== lane 1 ==
## gift_shop_part1
module gift_shop_part1(
    input clk, 
    input rst,
    input [31:0] data_in,   
    input valid_in,         
    output ready,       
    output reg finished,
    output reg [63:0] result
);
    localparam LENGTH = 34; 
    localparam HEX_LENGTH = 40;
    reg [1:0] word_cnt;
    reg [79:0] range_buffer;
    reg range_ready;
    wire [HEX_LENGTH-1:0] range_start_in;
    wire [HEX_LENGTH-1:0] range_end_in;
    assign range_start_in = range_buffer[79:40];
    assign range_end_in = range_buffer[39:0];
    assign ready = !rst;  
    reg stage1_valid;
    reg [HEX_LENGTH-1:0] stage1_range_start;
    reg [HEX_LENGTH-1:0] stage1_range_end;
    reg [31:0] stage1_start_len;
    reg [31:0] stage1_end_len;
    reg stage2_valid;
    reg [HEX_LENGTH-1:0] stage2_range_start;
    reg [HEX_LENGTH-1:0] stage2_range_end;
    reg [31:0] stage2_start_len;
    reg stage3_valid;
    reg [39:0] stage3_high_nibbles_start, stage3_high_nibbles_end;
    reg [39:0] stage3_low_nibbles_start,  stage3_low_nibbles_end;
    reg [31:0] stage3_half_len;
    reg stage4_valid;
    reg [31:0] stage4_half_len;
    reg [319:0] stage4_t_fstart, stage4_t_fend;
  ...
clock: 7.95 ns
lec_check: 0
cap_margin: 40
core_margin: 2
core_utilization: 72
cts_cluster_diameter: 135
cts_cluster_size: 25
setup_slack_margin: 1.17
slew_margin: 20
run.sh (not shown) runs the stock make flow with config.mk's settings and CLKGATE_MAP_FILE=.
Although it ran to completion, lane 1 produced a layout that fails the final checks because of setup timing.
[inputs] lane 2 vs lane 1
- CAP_MARGIN: 40 -> 20
- CTS_CLUSTER_DIAMETER: 135 -> unset
- CORE_UTILIZATION: 72 -> 40
- CORE_ASPECT_RATIO: unset -> 1.25
- SETUP_SLACK_MARGIN: 1.17 -> unset
- CTS_CLUSTER_SIZE: 25 -> unset
- MAX_ROUTING_LAYER: unset -> met4
- the clock period (ns, I/O delays scaled along): 7.95 -> 7.43
[summary]
To summarise lane 2: no stage aborted, but the layout did not pass its checks, failing on setup timing.
Top achievable clock speed was lower in the run labelled lane 1.
In the metrics for lane 2 and lane 1, the one carrying the lower logic depth of the worst path, buffers included is lane 2.
The lower area of placed instances of lane 2 and lane 1 is in lane 1.
Looking at worst-case setup margin in the final layout, lane 2 sits 310 ps lower than lane 1 does.
Reported for lane 2 and lane 1, count of buffer and inverter cells on the critical path turned out identical to the last digit.
Compared with lane 1, lane 2 is hungrier on power.
Summary: time the final worst path needs with I/O delays and setup, lane 2 better than lane 1
Input changes introduced in lane 3 (baseline for comparison: lane 2):
- CTS_CLUSTER_DIAMETER now 44, previously not set
- PLACE_DENSITY now 0.6, previously not set
- CTS_CLUSTER_SIZE now 35, previously not set
- CORE_UTILIZATION now 66, was 40
- CORE_ASPECT_RATIO no longer set, was 1.25
- the clock period (ns, I/O delays scaled along) now 7.86, was 7.43
[summary]
Lane 3 -> stages 100% | layout checks FAIL | setup timing. Comparing lane 2 against lane 3, there is no change at all in remaining number of nets flagged by the antenna check after routing. Core utilization of the finished layout was lower in lane 2 than in lane 3. Diff lane 2 and lane 3: met1 track demand over resource higher in lane 3. stage13_prod_partial[63]$_DFFE_PP_ as the endpoint of the worst setup timing path was reported by lane 3, and stage13_prod_partial[55]$_DFFE_PP_ by lane 2. Relative to lane 2, the placed instance area of lane 3 is lower by 1.8%. Against lane 2, lane 3 comes in 6 higher on initial antenna violation count. Proportion of cell area occupied by multi-input gates, lane 2 and lane 3: lower on lane 2. Sort lane 2 and lane 3 by minimum clock period, descending, and lane 2 comes first. Between lane 3 and lane 2, it is lane 3 whose met1 wire length is higher, by about 7%. Going from lane 2 to lane 3, horizontal die dimension shrinks by about 13%.
Inputs modified between lane 3 and lane 4:
- removing CTS_CLUSTER_SIZE (formerly 35)
- removing CTS_CLUSTER_DIAMETER (formerly 44)
- changing CORE_UTILIZATION from 66 to 40
- removing MAX_ROUTING_LAYER (formerly met4)
- changing the clock period (ns, I/O delays scaled along) from 7.86 to 5.34
==> results <==
- From the logs: lane 4 reached the end of the flow and failed the layout checks with setup timing.
- Per the comparison of lane 4 with lane 3, aggregate routed wire length lost 23,000 µm, final setup slack of the worst path has decreased, final hold slack rose 3.9 ps.
- Lane 4 ended up with a higher total power than lane 3 did.
- Maximum clock skew at final layout: lane 4 and lane 3 compared, higher one is lane 4
Here is what was changed in the inputs of lane 5 compared with lane 4.
- a deleted PLACE_DENSITY that had been 0.6
- an added CTS_CLUSTER_DIAMETER of 71
- a change of CORE_UTILIZATION from 40 to 65
- an added PLACE_DENSITY_LB_ADDON of 0.04
- an added TNS_END_PERCENT of 85
- a change of the clock period (ns, I/O delays scaled along) from 5.34 to 11.9
==> comparison <==
In summary, lane 5 completed successfully, with a layout that passed the timing, design-rule and antenna checks.
For via count, lane 4 and lane 5 come out practically identical.
Lane 5 against lane 4: portion of total power attributed to the clock network went up 5.7 points; final standard cell count with taps included and fillers excluded went down about 14%.


== job 101 ==
Starting RTL as in the previous note.
Settings: LEC_CHECK=0, CAP_MARGIN=40, CORE_MARGIN=2, CORE_UTILIZATION=72, CTS_CLUSTER_DIAMETER=135, CTS_CLUSTER_SIZE=25, SETUP_SLACK_MARGIN=1.17, SLEW_MARGIN=20, TNS_END_PERCENT=65; clock period 7.95 ns.
Job 101 -> stages 100% | layout checks FAIL | negative setup slack
--- input diff job 101..job 102 ---
==> flow/config.mk <==
export PLATFORM = sky130hd
export DESIGN_NAME = gift_shop_part1
export DESIGN_NICKNAME = gift_shop_part1
export VERILOG_FILES = /design/flow/design.v
export SDC_FILE = /design/flow/constraint.sdc
export NUM_CORES = 4
export LEC_CHECK = 0
export CAP_MARGIN = 20
export CORE_MARGIN = 2
export CORE_UTILIZATION = 65
export CTS_CLUSTER_SIZE = 40
export MAX_ROUTING_LAYER = met4
export PLACE_DENSITY = 0.6
export SLEW_MARGIN = 20
==> flow/constraint.sdc <==
create_clock -name core_clock -period 7.85 [get_ports {clk}]
set_input_delay 1.5700 -clock core_clock [delete_from_list [all_inputs] [get_ports {clk}]]
set_output_delay 1.5700 -clock core_clock [all_outputs]
set_load 0.01 [all_outputs]
[summary]
The final report for job 102 shows a completed flow and a layout that fails verification, specifically negative setup slack.
Critical path depth in job 102 is 2 lower than in job 101
Against job 101, job 102 comes in 9.3% lower on number of non-clock buffers in the layout.
Changes observed in job 102 relative to job 101: minimum setup slack after placement fell 0.31 ns; proportion of power drawn by the clock network rose 11 points; worst hold-check slack rose 0.022 ns.
> inputs changed (job 102 -> job 103)
diff --git a/flow/config.mk b/flow/config.mk
--- a/flow/config.mk
+++ b/flow/config.mk
@@ -7,8 +7,9 @@
 export LEC_CHECK = 0
 export CAP_MARGIN = 20
+export CORE_ASPECT_RATIO = 1.25
 export CORE_MARGIN = 2
-export CORE_UTILIZATION = 65
-export CTS_CLUSTER_SIZE = 40
+export CORE_UTILIZATION = 40
+export CTS_CLUSTER_SIZE = 12
+export GPL_TIMING_DRIVEN = 0
 export MAX_ROUTING_LAYER = met4
-export PLACE_DENSITY = 0.6
 export SLEW_MARGIN = 20
==> flow/constraint.sdc <==
create_clock -name core_clock -period 7.43 [get_ports {clk}]
set_input_delay 1.4860 -clock core_clock [delete_from_list [all_inputs] [get_ports {clk}]]
set_output_delay 1.4860 -clock core_clock [all_outputs]
set_load 0.01 [all_outputs]
Ran to the end and failed final checks on negative setup slack: job 103. Power was higher in job 103 than in job 102. The run showing the smaller power attributed to sequential cells is job 102. The standard cells in job 103 occupy more silicon area than those in job 102 do. Summary of job 103 over job 102: footprint of the multi-input gates went up about 0.5%, synthesized area held, clock power share went up 0.3 points, combinational group share of total power went up 0.9 points, sequential share of layout area went down 0.84 points. Job 103 gives more filler cell count than job 102 did. Number of tap cells added at floorplan for job 103: about 65% up relative to job 102. Between job 102 and job 103, the flow reports standard-cell row count increasing by more than a quarter.
Input changes introduced in job 104 (baseline for comparison: job 103):
diff --git a/flow/config.mk b/flow/config.mk
--- a/flow/config.mk
+++ b/flow/config.mk
@@ -7,9 +7,6 @@
 export LEC_CHECK = 0
 export CAP_MARGIN = 20
-export CORE_ASPECT_RATIO = 1.25
 export CORE_MARGIN = 2
 export CORE_UTILIZATION = 40
-export CTS_CLUSTER_SIZE = 12
-export GPL_TIMING_DRIVEN = 0
-export MAX_ROUTING_LAYER = met4
+export PLACE_DENSITY = 0.6
 export SLEW_MARGIN = 20
==> flow/constraint.sdc <==
create_clock -name core_clock -period 9.54 [get_ports {clk}]
set_input_delay 1.9080 -clock core_clock [delete_from_list [all_inputs] [get_ports {clk}]]
set_output_delay 1.9080 -clock core_clock [all_outputs]
set_load 0.01 [all_outputs]
==> results <==
Job 104: PASS, flow complete, no timing, DRC or antenna violations
Start point of the critical path: stage8_sum_const[10] -> job 104, stage12_factor[5] -> job 103
Looking at first-pass GRT wire length across job 104 and job 103, the one that comes out lower is job 104.
Job 104 vs. job 103: fraction of area in multi-input gates higher; area taken by multi-input logic gates lower.
Relative to job 104, the following input files were edited for job 105:
diff --git a/flow/config.mk b/flow/config.mk
--- a/flow/config.mk
+++ b/flow/config.mk
@@ -8,5 +8,7 @@
 export CAP_MARGIN = 20
 export CORE_MARGIN = 2
-export CORE_UTILIZATION = 40
+export CORE_UTILIZATION = 71
+export CTS_CLUSTER_SIZE = 24
 export PLACE_DENSITY = 0.6
+export SETUP_SLACK_MARGIN = 1.38
 export SLEW_MARGIN = 20
==> flow/constraint.sdc <==
create_clock -name core_clock -period 9.05 [get_ports {clk}]
set_input_delay 1.8100 -clock core_clock [delete_from_list [all_inputs] [get_ports {clk}]]
set_output_delay 1.8100 -clock core_clock [all_outputs]
set_load 0.01 [all_outputs]
## What came out
Job 105 finished all stages; the layout is clean.
Job 105 against job 104: share of power burned in combinational logic increased 9.8 points, via count shows an increase of 6758, clock slew at the register clock pins of the worst setup and hold paths ~0 delta.


gift_shop_part1 again, from the RTL that the note above started with.
clock: 5.92 ns
lec_check: 0
abc_area: 1
cap_margin: 10
cell_pad_in_sites_detail_placement: 2
cell_pad_in_sites_global_placement: 1
core_aspect_ratio: 0.67
core_margin: 2
core_utilization: 18
min_routing_layer: met2
setup_slack_margin: -0.52
slew_margin: 40
The starting point finished but fails on negative setup slack.
Change:
Settings changed: ABC_AREA 1 to unset, CAP_MARGIN 10 to 5, CELL_PAD_IN_SITES_DETAIL_PLACEMENT 2 to unset, CELL_PAD_IN_SITES_GLOBAL_PLACEMENT 1 to unset, CORE_ASPECT_RATIO 0.67 to 1.0, CORE_UTILIZATION 18 to 72, CTS_CLUSTER_SIZE set to 89, MIN_ROUTING_LAYER met2 to unset, PLACE_DENSITY_LB_ADDON set to 0.02, SETUP_SLACK_MARGIN -0.52 to 1.74.
What happened: The new run finished but failed the layout checks on negative setup slack. Cell count is lower by well over a third. Clock-buffer cell count decreases by 49. Clock power falls by about a fifth. Power falls by a quarter to a third. Global-route usage rises by 15 points. Non-clock buffer count goes down by 275. Synthesized cell count falls by about a fifth. Clock skew went down by 0.016 ns. Via count is lower by well over a third.


Starting RTL as in the previous note.
clock: 10.6 ns
lec_check: 0
abc_area: 1
cap_margin: 20
core_margin: 2
core_utilization: 18
gpl_timing_driven: 1
max_routing_layer: met5
place_density_lb_addon: 0.22
setup_slack_margin: -0.5
slew_margin: 20
tns_end_percent: 45
The first run completed with no timing, DRC or antenna violations.
Then changed:
ABC_AREA = unset   (was 1)
CORE_UTILIZATION = 34   (was 18)
GPL_TIMING_DRIVEN = unset   (was 1)
MAX_ROUTING_LAYER = unset   (was met5)
PLACE_DENSITY = 0.6   (was unset)
PLACE_DENSITY_LB_ADDON = unset   (was 0.22)
SETUP_SLACK_MARGIN = unset   (was -0.5)
TNS_END_PERCENT = unset   (was 45)
clock period = 12.1 ns   (was 10.6 ns; I/O delays follow)
The changed run finished with timing, DRC and antenna clean.
Core utilization increases by 17 points.
Die area drops by 48%.
Cell area goes down by 6.9%.
Routed wire length fell by 24%.
Clock-buffer cell count falls by 83.
Then changed:
CORE_UTILIZATION = 66   (was 34)
CTS_CLUSTER_SIZE = 35   (was unset)
MAX_ROUTING_LAYER = met4   (was unset)
TNS_END_PERCENT = 5   (was unset)
clock period = 7.86 ns   (was 12.1 ns; I/O delays follow)
This time the run completed, yet does not pass: setup timing; combinational power rose by 120%; die size drops by 48%; utilization climbs by 36 points; sequential share of layout area came out lower by 0.46 points; non-clock buffer count came out higher by 692; first-iteration DRC count climbs by 19%; via count is higher by 4.4%; global-route usage rises by 18 points; total power rises by 79%.
Then changed:
CORE_UTILIZATION = 57   (was 66)
MAX_ROUTING_LAYER = unset   (was met4)
TNS_END_PERCENT = unset   (was 5)
=> The new run finished with setup timing left; wire length increases by 1.6%; sequential share of layout area came out lower by 0.55 points; design area increases by 1.8%; count of clock-buffer cells in the layout increases by 56; via count came out lower by 0.85%; clock skew goes down by 0.033 ns; worst setup slack improved by 0.027 ns; non-clock buffer count came out higher by 83; synthesized cell count is unchanged; first-iteration DRC count falls by 16%; power rises by 11%.
Then changed:
CORE_UTILIZATION = 72   (was 57)
CTS_CLUSTER_SIZE = 89   (was 35)
HOLD_SLACK_MARGIN = 0.29   (was unset)
PLACE_DENSITY = 0.35   (was 0.6)
SETUP_SLACK_MARGIN = 1.38   (was unset)
clock period = 8.58 ns   (was 7.86 ns; I/O delays follow)
Effect: The changed run finished with setup timing left. Routed wire length went up by 1.9%. Sequential share of layout area came out higher by 0.47 points. Critical path depth went up by 2. Register-to-register slack gains 0.52 ns. Global-route usage increases by 7.8 points. Count of clock-buffer cells in the layout drops by 43. Setup slack improves by 0.52 ns. Cell area came out lower by 1.5%. Power is lower by about 10%. Fmax went down by about 2.3%. Sequential power drops by about 9%.
Then changed:
CAP_MARGIN = 40   (was 20)
CTS_CLUSTER_SIZE = 14   (was 89)
HOLD_SLACK_MARGIN = unset   (was 0.29)
PLACE_DENSITY = unset   (was 0.35)
PLACE_DENSITY_LB_ADDON = 0.28   (was unset)
=>
- The changed run finished but fails on setup timing
- setup slack is better by 0.17 ns
- routed wire length drops by 1.3%
- power drops by about 9%
- final area drops by about 0.6%
- synthesized area stays the same
- synthesized cell count is unchanged
- worst hold slack is better by 0.050 ns
- final cell count stays flat
- core utilization drops by 0.48 points


## wip/umber
gift_shop_part1 again, from the RTL that the note above started with.
## gift_shop_part1
module gift_shop_part1(
    input clk, 
    input rst,
    input [31:0] data_in,   
    input valid_in,         
    output ready,       
    output reg finished,
    output reg [63:0] result
);
Settings: LEC_CHECK=0, ABC_AREA=1, CAP_MARGIN=10, CELL_PAD_IN_SITES_DETAIL_PLACEMENT=2, CELL_PAD_IN_SITES_GLOBAL_PLACEMENT=1, CORE_ASPECT_RATIO=0.67, CORE_MARGIN=2, CORE_UTILIZATION=18, CTS_CLUSTER_SIZE=75, GPL_TIMING_DRIVEN=0, HOLD_SLACK_MARGIN=-0.05, MIN_ROUTING_LAYER=met2, PLACE_DENSITY_LB_ADDON=0.19, SETUP_SLACK_MARGIN=1.47, SLEW_MARGIN=40, TNS_END_PERCENT=30; clock period 5.92 ns.
The flow for wip/umber finished, though final verification flagged setup timing.
For wip/raven, these inputs were changed with respect to wip/umber:
==> flow/config.mk <==
export PLATFORM = sky130hd
export DESIGN_NAME = gift_shop_part1
export DESIGN_NICKNAME = gift_shop_part1
export VERILOG_FILES = /design/flow/design.v
export SDC_FILE = /design/flow/constraint.sdc
export NUM_CORES = 4
export LEC_CHECK = 0
export CAP_MARGIN = 5
export CORE_MARGIN = 2
export CORE_UTILIZATION = 71
export CTS_CLUSTER_SIZE = 24
export PLACE_DENSITY = 0.6
export SETUP_SLACK_MARGIN = -0.61
export SLEW_MARGIN = 20
==> flow/constraint.sdc <==
create_clock -name core_clock -period 6.2 [get_ports {clk}]
set_input_delay 1.2400 -clock core_clock [delete_from_list [all_inputs] [get_ports {clk}]]
set_output_delay 1.2400 -clock core_clock [all_outputs]
set_load 0.01 [all_outputs]
==> comparison <==
[flow] wip/raven | stages: complete | final checks: fail | reason: setup timing. Summary of wip/raven over wip/umber: worst slack at placement went up 1.13 ns, wire length on met2 went down about 47%, post-route worst setup slack went up 0.20 ns, synthesized area went down 2.3%, antenna cell count went down 655. Relative to wip/umber, clock-buffer cell count has gone down in wip/raven. Depth of the worst register-to-register path came out higher on wip/raven than on wip/umber.
Input changes introduced in wip/lagoon (baseline for comparison: wip/raven):
-- flow/config.mk --
<<< wip/raven, line 8
export CAP_MARGIN = 5
export CORE_MARGIN = 2
export CORE_UTILIZATION = 71
export CTS_CLUSTER_SIZE = 24
export PLACE_DENSITY = 0.6
export SETUP_SLACK_MARGIN = -0.61
export SLEW_MARGIN = 20
>>> wip/lagoon, line 8
export CAP_MARGIN = 5
export CORE_MARGIN = 2
export CORE_UTILIZATION = 72
export CTS_CLUSTER_SIZE = 24
export HOLD_SLACK_MARGIN = 0.28
export PLACE_DENSITY = 0.6
export SETUP_SLACK_MARGIN = 1.38
export SLEW_MARGIN = 20
==> flow/constraint.sdc <==
create_clock -name core_clock -period 9.05 [get_ports {clk}]
set_input_delay 1.8100 -clock core_clock [delete_from_list [all_inputs] [get_ports {clk}]]
set_output_delay 1.8100 -clock core_clock [all_outputs]
set_load 0.01 [all_outputs]
Results
Of wip/raven and wip/lagoon, only wip/lagoon finishes the flow clean.
Of wip/lagoon and wip/raven, the run reporting the lower total global routing track utilization was wip/raven.
The higher part of the cycle the worst path needs of wip/lagoon and wip/raven is in wip/raven.
The run with more routed wire is wip/lagoon, not wip/raven.
Between wip/lagoon and wip/raven, summed area of non-filler cells in the final layout is lower for wip/lagoon, wip/raven comes in above that.
Going from wip/raven to wip/lagoon, critical path depth picked up an extra 13%; data required time at the worst endpoint grew by 2.85 ns.
Power and IR drop assume default switching activity.
